==> trial 38: inputs <==
## pcie_pio_ctrl
module pcie_pio_ctrl (
  input          clk,
  input          reset,
  input          tvalid,
  input  [63:0]  tdata,
  output         tready,
  input  [7:0]   tstrb,
  input  [21:0]  tuser,
  input          tlast,
  output [7:0]   cfg_addr,
  output [31:0]  cfg_wr_data,
  output         cfg_rd_cmd,
  output         cfg_wr_cmd,
  input  [31:0]  cfg_rd_data,
  input          cfg_valid,
  output         fifo0_wr_cmd,
  output [131:0] fifo0_wr_data,
  input          fifo0_empty_flag,
  input          fifo0_full_flag,
  input          fifo0_prog_full_flag,
  input          fifo1_full_flag,
  input          fifo1_empty_flag,
  output         fifo1_rd_cmd,
  input  [131:0] fifo1_rd_data,
  input  [7:0]   cfg_bus_number,
  input  [4:0]   cfg_device_number,
  input  [2:0]   cfg_function_number,
  input          lnk_up,
  input          cfg_to_turnoff,
  output         cfg_to_turnoff_ok,
  output         tx_tvalid,
  output [63:0]  tx_tdata,
  input          tx_tready,
  output [7:0]   tx_tstrb,
  output         tx_tlast
);
Settings: LEC_CHECK=0, ABC_AREA=1, CAP_MARGIN=0, CORE_MARGIN=2, CORE_UTILIZATION=72, CTS_CLUSTER_DIAMETER=318, CTS_CLUSTER_SIZE=10, PLACE_DENSITY=0.38, SLEW_MARGIN=20; clock period 7.58 ns.
run.sh (not shown) runs the stock make flow with config.mk's settings and CLKGATE_MAP_FILE=.
==> inputs of trial 37, as changes to trial 38 <==
ABC_AREA = default   (was 1)
CAP_MARGIN = 30   (was 0)
CORE_UTILIZATION = 40   (was 72)
CTS_CLUSTER_DIAMETER = default   (was 318)
CTS_CLUSTER_SIZE = default   (was 10)
HOLD_SLACK_MARGIN = 0.04   (was default)
PLACE_DENSITY = default   (was 0.38)
==> flow/constraint.sdc (replaced) <==
create_clock -name core_clock -period 10.0 [get_ports {clk}]
set_input_delay 2.0000 -clock core_clock [delete_from_list [all_inputs] [get_ports {clk}]]
set_output_delay 2.0000 -clock core_clock [all_outputs]
set_load 0.01 [all_outputs]
==> inputs of build 69, as changes to trial 38 <==
CAP_MARGIN = 20   (was 0)
CTS_CLUSTER_DIAMETER = default   (was 318)
CTS_CLUSTER_SIZE = 15   (was 10)
PLACE_DENSITY = default   (was 0.38)
PLACE_DENSITY_LB_ADDON = 0.29   (was default)
SETUP_SLACK_MARGIN = -0.16   (was default)
==> flow/constraint.sdc (replaced) <==
create_clock -name core_clock -period 3.06 [get_ports {clk}]
set_input_delay 0.6120 -clock core_clock [delete_from_list [all_inputs] [get_ports {clk}]]
set_output_delay 0.6120 -clock core_clock [all_outputs]
set_load 0.01 [all_outputs]
==> results.tsv <==
stage	metric	value	unit
pwr	Pint	12500	uW
grt	vias in the first global route	51824	
yosys	xor/xnor share	0.00113	
setup_path	Crit. Startpoint	reset	
finish	Storage cell area	37200	sq um
placement	Setup WS pre-CTS	1980	ps
yosys	synth top area cells	edfxtp_1 (41%), dfxtp_1 (19%), nand2_1 (9.7%)	
setup_path	worst-path cell chain	buf_8 > inv_4 > nand2_1 > nor3_2 > nand3_1 > nor2_2 > buf_4 > inv_1 > nand2_1 > buf_4	
setup_path	Crit Path Max Fanout	100	
yosys	Largest type area fraction	0.411	
min_path	Min-Delay Startpoint	u_a4lm.awaddr[4]$_SDFFE_PP0P_	
timing	Layout Skew	28.5	ps
die	# Taps	1144	
outcome	outcome	no timing/DRC/antenna violations	
timing	Final period util	0.643	
the above is filed under trial 38

==> results.tsv <==
stage	metric	value	unit
yosys	Largest type area fraction	0.411	
die	# Taps	1144	
outcome	outcome	no timing/DRC/antenna violations	
grt	vias in the first global route	53235	
timing	Final period util	0.943	
timing	Layout Skew	47.3	ps
yosys	xor/xnor share	0.00113	
setup_path	worst-path cell chain	clkinv_8 > ha_4 > inv_2 > nor2_2 > nand2_2 > nand2_2 > nor2_4 > o21ai_4 > nor3_4 > buf_12	
min_path	Min-Delay Startpoint	reset	
setup_path	Crit Path Max Fanout	97	
yosys	synth top area cells	edfxtp_1 (41%), dfxtp_1 (19%), nand2_1 (9.7%)	
finish	Storage cell area	37200	sq um
the above is filed under build 69

==> results.tsv <==
stage	metric	value	unit
setup_path	worst-path cell chain	buf_8 > buf_4 > buf_4 > buf_4 > nor2b_2 > buf_4 > a22o_1	
grt	vias in the first global route	41041	
setup_path	Crit. Startpoint	reset	
placement	Area after DPL	67200	sq um
finish	Storage cell area	37200	sq um
yosys	Largest type area fraction	0.423	
yosys	xor/xnor share	0.000726	
placement	Setup WS pre-CTS	4330	ps
timing	Layout Skew	42.3	ps
grt	initial antenna violation count	11	
yosys	synth top area cells	edfxtp_1 (42%), dfxtp_1 (19%), mux4_2 (6.0%)	
finish	CLK BUF	229	
route	uppermost routed layer	met4	
timing	Final period util	0.494	
setup_path	Crit Path Max Fanout	95	
outcome	outcome	no timing/DRC/antenna violations	
finish	ClkCell Share	0.0674	
the above is filed under trial 37



==> nickel <==
Starting RTL as in the previous note.
Settings: LEC_CHECK=0, CAP_MARGIN=20, CORE_MARGIN=2, CORE_UTILIZATION=40, SETUP_SLACK_MARGIN=-0.38, SLEW_MARGIN=20; clock period 5.05 ns.
==> inputs of amber, as changes to nickel <==
Settings changed: ABC_AREA set to 1, CORE_UTILIZATION 40 to 70, SETUP_SLACK_MARGIN -0.38 to not set.
==> flow/constraint.sdc (replaced) <==
create_clock -name core_clock -period 13.2 [get_ports {clk}]
set_input_delay 2.6400 -clock core_clock [delete_from_list [all_inputs] [get_ports {clk}]]
set_output_delay 2.6400 -clock core_clock [all_outputs]
set_load 0.01 [all_outputs]
==> inputs of harbor, as changes to nickel <==
Settings changed: CORE_UTILIZATION 40 to 72, CTS_CLUSTER_SIZE set to 95, SETUP_SLACK_MARGIN -0.38 to 0.36, TNS_END_PERCENT set to 5.
==> flow/constraint.sdc (replaced) <==
create_clock -name core_clock -period 2.81 [get_ports {clk}]
set_input_delay 0.5620 -clock core_clock [delete_from_list [all_inputs] [get_ports {clk}]]
set_output_delay 0.5620 -clock core_clock [all_outputs]
set_load 0.01 [all_outputs]
==> inputs of pepper, as changes to nickel <==
Settings changed: CORE_UTILIZATION 40 to 46, SETUP_SLACK_MARGIN -0.38 to not set.
==> summary.txt <==
Results of the implementation run.

The number of standard cells after synthesis is a little over 5000. The routed via count divided by cell count came out at around 6. The total power of the final layout is 0.0245 W. The die outline width came out at about 370 microns. The commonest cells after synthesis are sky130_fd_sc_hd__edfxtp_1 (850), sky130_fd_sc_hd__dfxtp_1 (582), sky130_fd_sc_hd__nor2_1 (485), sky130_fd_sc_hd__clkbuf_1 (411), sky130_fd_sc_hd__nand2_1 (339). The run finished with no timing, DRC or antenna violations. The clock group power is roughly 0.011 W.
the above is filed under pepper

==> summary.txt <==
Results of the implementation run.

Sorting the synthesized cells by how often they occur yields sky130_fd_sc_hd__edfxtp_1 (850), sky130_fd_sc_hd__dfxtp_1 (582), sky130_fd_sc_hd__nor2_1 (485), sky130_fd_sc_hd__clkbuf_1 (411), sky130_fd_sc_hd__nand2_1 (339). After technology mapping, the gate count stands at approximately 5100. The routed via count divided by cell count came out at 6.96. The flow ran to the end and the layout has no timing, DRC or antenna violations. The die outline width came out at 293 microns. The clock group power came out at approximately 0.019 W.
the above is filed under harbor

==> summary.txt <==
Results of the implementation run.

The run finished with no timing, DRC or antenna violations. The routed via count divided by cell count is ~6.2. The clock group power came out at around 0.0040 W. The commonest cells after synthesis are sky130_fd_sc_hd__nand2_1 (1607), sky130_fd_sc_hd__edfxtp_1 (850), sky130_fd_sc_hd__nor2_1 (830), sky130_fd_sc_hd__inv_1 (677), sky130_fd_sc_hd__dfxtp_1 (582).
the above is filed under amber

==> summary.txt <==
Results of the implementation run.

The flow ran to the end and the layout has no timing, DRC or antenna violations. The clock network consumes a total of roughly 0.011 W. The total power of the final layout came out at roughly 0.025 W. By count the netlist is led by sky130_fd_sc_hd__edfxtp_1 (850), sky130_fd_sc_hd__dfxtp_1 (582), sky130_fd_sc_hd__nor2_1 (485), sky130_fd_sc_hd__clkbuf_1 (411), sky130_fd_sc_hd__nand2_1 (339). The number of buffers and inverters on the critical path is 2. The number of standard cells after synthesis is between 5000 and 6000. Per the OpenROAD floorplan log, the width of the die is about 400 microns.
the above is filed under nickel



==> trial 80: inputs <==
Starting RTL as in the previous note.
Design pcie_pio_ctrl, start of the top module:
module pcie_pio_ctrl (
  input          clk,
  input          reset,
  input          tvalid,
  input  [63:0]  tdata,
  output         tready,
  input  [7:0]   tstrb,
  input  [21:0]  tuser,
  input          tlast,
  output [7:0]   cfg_addr,
  output [31:0]  cfg_wr_data,
  output         cfg_rd_cmd,
  output         cfg_wr_cmd,
  input  [31:0]  cfg_rd_data,
  input          cfg_valid,
  output         fifo0_wr_cmd,
  output [131:0] fifo0_wr_data,
  input          fifo0_empty_flag,
  input          fifo0_full_flag,
  input          fifo0_prog_full_flag,
  input          fifo1_full_flag,
  input          fifo1_empty_flag,
  output         fifo1_rd_cmd,
  input  [131:0] fifo1_rd_data,
  input  [7:0]   cfg_bus_number,
  input  [4:0]   cfg_device_number,
  input  [2:0]   cfg_function_number,
  input          lnk_up,
  input          cfg_to_turnoff,
  output         cfg_to_turnoff_ok,
  output         tx_tvalid,
  output [63:0]  tx_tdata,
  input          tx_tready,
  output [7:0]   tx_tstrb,
  output         tx_tlast
);
clock: 2.95 ns
lec_check: 0
cap_margin: 20
core_margin: 2
core_utilization: 70
cts_cluster_size: 23
setup_slack_margin: 0.5
slew_margin: 20
==> inputs of build 88, as changes to trial 80 <==
CORE_UTILIZATION = 59   (was 70)
CTS_CLUSTER_SIZE = not set   (was 23)
SETUP_SLACK_MARGIN = not set   (was 0.5)
==> flow/constraint.sdc (replaced) <==
create_clock -name core_clock -period 4.52 [get_ports {clk}]
set_input_delay 0.9040 -clock core_clock [delete_from_list [all_inputs] [get_ports {clk}]]
set_output_delay 0.9040 -clock core_clock [all_outputs]
set_load 0.01 [all_outputs]
==> comparison <==
Synthesized area is the same in trial 80 and build 88.
Between trial 80 and build 88, the lower critical path depth is in build 88 (gap 1).
Against trial 80, the clock power of build 88 is smaller by about 32%.
Routed wire length: build 88 is higher than trial 80 (about 0.5%).
Between build 88 and trial 80, the lower sequential power is in build 88 (gap 35%, measured against trial 80).
Against trial 80, the setup slack of build 88 is higher by 0.92 ns.


==> job 6470: inputs <==
Starting RTL as in the previous note.
==> flow/config.mk <==
export PLATFORM = sky130hd
export DESIGN_NAME = pcie_pio_ctrl
export DESIGN_NICKNAME = pcie_pio_ctrl
export VERILOG_FILES = /design/flow/design.v
export SDC_FILE = /design/flow/constraint.sdc
export NUM_CORES = 4
export LEC_CHECK = 0
export ABC_AREA = 1
export CAP_MARGIN = 30
export CELL_PAD_IN_SITES_DETAIL_PLACEMENT = 0
export CORE_ASPECT_RATIO = 0.51
export CORE_MARGIN = 3
export CORE_UTILIZATION = 36
export CTS_CLUSTER_SIZE = 97
export GPL_ROUTABILITY_DRIVEN = 0
export GPL_TIMING_DRIVEN = 1
export PLACE_DENSITY_LB_ADDON = 0.27
export SLEW_MARGIN = 20
export TNS_END_PERCENT = 10
==> flow/constraint.sdc <==
create_clock -name core_clock -period 5.67 [get_ports {clk}]
set_input_delay 1.1340 -clock core_clock [delete_from_list [all_inputs] [get_ports {clk}]]
set_output_delay 1.1340 -clock core_clock [all_outputs]
set_load 0.01 [all_outputs]
==> job 4058: changes against job 6470 <==
==> flow/config.mk (replaced) <==
export PLATFORM = sky130hd
export DESIGN_NAME = pcie_pio_ctrl
export DESIGN_NICKNAME = pcie_pio_ctrl
export VERILOG_FILES = /design/flow/design.v
export SDC_FILE = /design/flow/constraint.sdc
export NUM_CORES = 4
export LEC_CHECK = 0
export CAP_MARGIN = 20
export CORE_MARGIN = 2
export CORE_UTILIZATION = 72
export SETUP_SLACK_MARGIN = -0.16
export SLEW_MARGIN = 20
==> flow/constraint.sdc (replaced) <==
create_clock -name core_clock -period 3.06 [get_ports {clk}]
set_input_delay 0.6120 -clock core_clock [delete_from_list [all_inputs] [get_ports {clk}]]
set_output_delay 0.6120 -clock core_clock [all_outputs]
set_load 0.01 [all_outputs]
==> comparison <==
Job 6470 ran to the end with no violations. Job 4058 completed without violations. In job 6470 the sequential power is smaller than in job 4058, by about 46%. Between job 6470 and job 4058, the lower critical path depth is in job 4058 (gap 5). Of job 4058 and job 6470, job 4058 has the higher global-route usage (gap 18 points). In job 6470 the core utilization is lower than in job 4058, by 43 points. Of job 4058 and job 6470, job 4058 has the higher sequential share of layout area (gap 1.4 points). Of job 6470 and job 4058, job 6470 has the higher setup slack (gap 1400 ps). Against job 6470, the non-clock buffer count of job 4058 is higher by 56. Between job 4058 and job 6470, the lower fmax is in job 6470 (gap about 43%, measured against job 6470). In job 6470 the area after synthesis is higher than in job 4058, by about 3%. Against job 6470, the die area of job 4058 is lower by 52%.


==> job 880: inputs <==
Starting RTL as in the previous note.
## pcie_pio_ctrl
module pcie_pio_ctrl (
  input          clk,
  input          reset,
  input          tvalid,
  input  [63:0]  tdata,
  output         tready,
  input  [7:0]   tstrb,
  input  [21:0]  tuser,
  input          tlast,
  output [7:0]   cfg_addr,
  output [31:0]  cfg_wr_data,
  output         cfg_rd_cmd,
  output         cfg_wr_cmd,
  input  [31:0]  cfg_rd_data,
  input          cfg_valid,
  output         fifo0_wr_cmd,
  output [131:0] fifo0_wr_data,
  input          fifo0_empty_flag,
  input          fifo0_full_flag,
  input          fifo0_prog_full_flag,
  input          fifo1_full_flag,
  input          fifo1_empty_flag,
  output         fifo1_rd_cmd,
  input  [131:0] fifo1_rd_data,
  input  [7:0]   cfg_bus_number,
  input  [4:0]   cfg_device_number,
  input  [2:0]   cfg_function_number,
  input          lnk_up,
  input          cfg_to_turnoff,
  output         cfg_to_turnoff_ok,
  output         tx_tvalid,
  output [63:0]  tx_tdata,
  input          tx_tready,
  output [7:0]   tx_tstrb,
  output         tx_tlast
);
clock: 10.0 ns
lec_check: 0
abc_area: 1
cap_margin: 30
core_aspect_ratio: 0.56
core_margin: 2
core_utilization: 40
gpl_routability_driven: 1
gpl_timing_driven: 0
hold_slack_margin: 0.04
min_routing_layer: met2
slew_margin: 20
==> job 6089 (differences from job 880) <==
- ABC_AREA: 1 -> default
- CAP_MARGIN: 30 -> 20
- CORE_ASPECT_RATIO: 0.56 -> default
- CORE_UTILIZATION: 40 -> 59
- GPL_ROUTABILITY_DRIVEN: 1 -> default
- GPL_TIMING_DRIVEN: 0 -> default
- HOLD_SLACK_MARGIN: 0.04 -> default
- MIN_ROUTING_LAYER: met2 -> default
==> flow/constraint.sdc (replaced) <==
create_clock -name core_clock -period 3.27 [get_ports {clk}]
set_input_delay 0.6540 -clock core_clock [delete_from_list [all_inputs] [get_ports {clk}]]
set_output_delay 0.6540 -clock core_clock [all_outputs]
set_load 0.01 [all_outputs]
==> job 7389 (differences from job 880) <==
- ABC_AREA: 1 -> default
- CAP_MARGIN: 30 -> 20
- CORE_ASPECT_RATIO: 0.56 -> default
- CORE_UTILIZATION: 40 -> 72
- CTS_CLUSTER_SIZE: default -> 14
- GPL_ROUTABILITY_DRIVEN: 1 -> default
- GPL_TIMING_DRIVEN: 0 -> default
- HOLD_SLACK_MARGIN: 0.04 -> default
- MIN_ROUTING_LAYER: met2 -> default
- SETUP_SLACK_MARGIN: default -> 0.73
==> flow/constraint.sdc (replaced) <==
create_clock -name core_clock -period 2.81 [get_ports {clk}]
set_input_delay 0.5620 -clock core_clock [delete_from_list [all_inputs] [get_ports {clk}]]
set_output_delay 0.5620 -clock core_clock [all_outputs]
set_load 0.01 [all_outputs]
==> job 3516 (differences from job 880) <==
- CAP_MARGIN: 30 -> 20
- CORE_ASPECT_RATIO: 0.56 -> default
- CORE_UTILIZATION: 40 -> 72
- CTS_CLUSTER_DIAMETER: default -> 400
- GPL_ROUTABILITY_DRIVEN: 1 -> default
- GPL_TIMING_DRIVEN: 0 -> default
- HOLD_SLACK_MARGIN: 0.04 -> default
- MIN_ROUTING_LAYER: met2 -> default
- PLACE_DENSITY: default -> 0.38
- SETUP_SLACK_MARGIN: default -> 0.44
==> flow/constraint.sdc (replaced) <==
create_clock -name core_clock -period 2.81 [get_ports {clk}]
set_input_delay 0.5620 -clock core_clock [delete_from_list [all_inputs] [get_ports {clk}]]
set_output_delay 0.5620 -clock core_clock [all_outputs]
set_load 0.01 [all_outputs]
==> comparison <==
- Clock power: job 6089 < job 3516 < job 7389.
- The highest utilization belongs to job 7389, the lowest to job 6089.
- Cell area: job 3516 is smaller than job 7389 (about 2.7%).
- First-iteration DRC count: job 6089 < job 3516 < job 7389.
- Cell count: job 3516 > job 6089 > job 7389.
- Of job 3516 and job 880, job 880 has the higher die area (gap about 44%, measured against job 880).
- Job 7389 completed and failed the layout checks on setup timing. Job 6089 finished with timing, DRC and antenna clean. Job 3516 finished with timing, DRC and antenna clean. Job 880 did not get past global routing, error GRT-0116.
Power figures rest on the tool's default switching activity, not on a simulated workload.
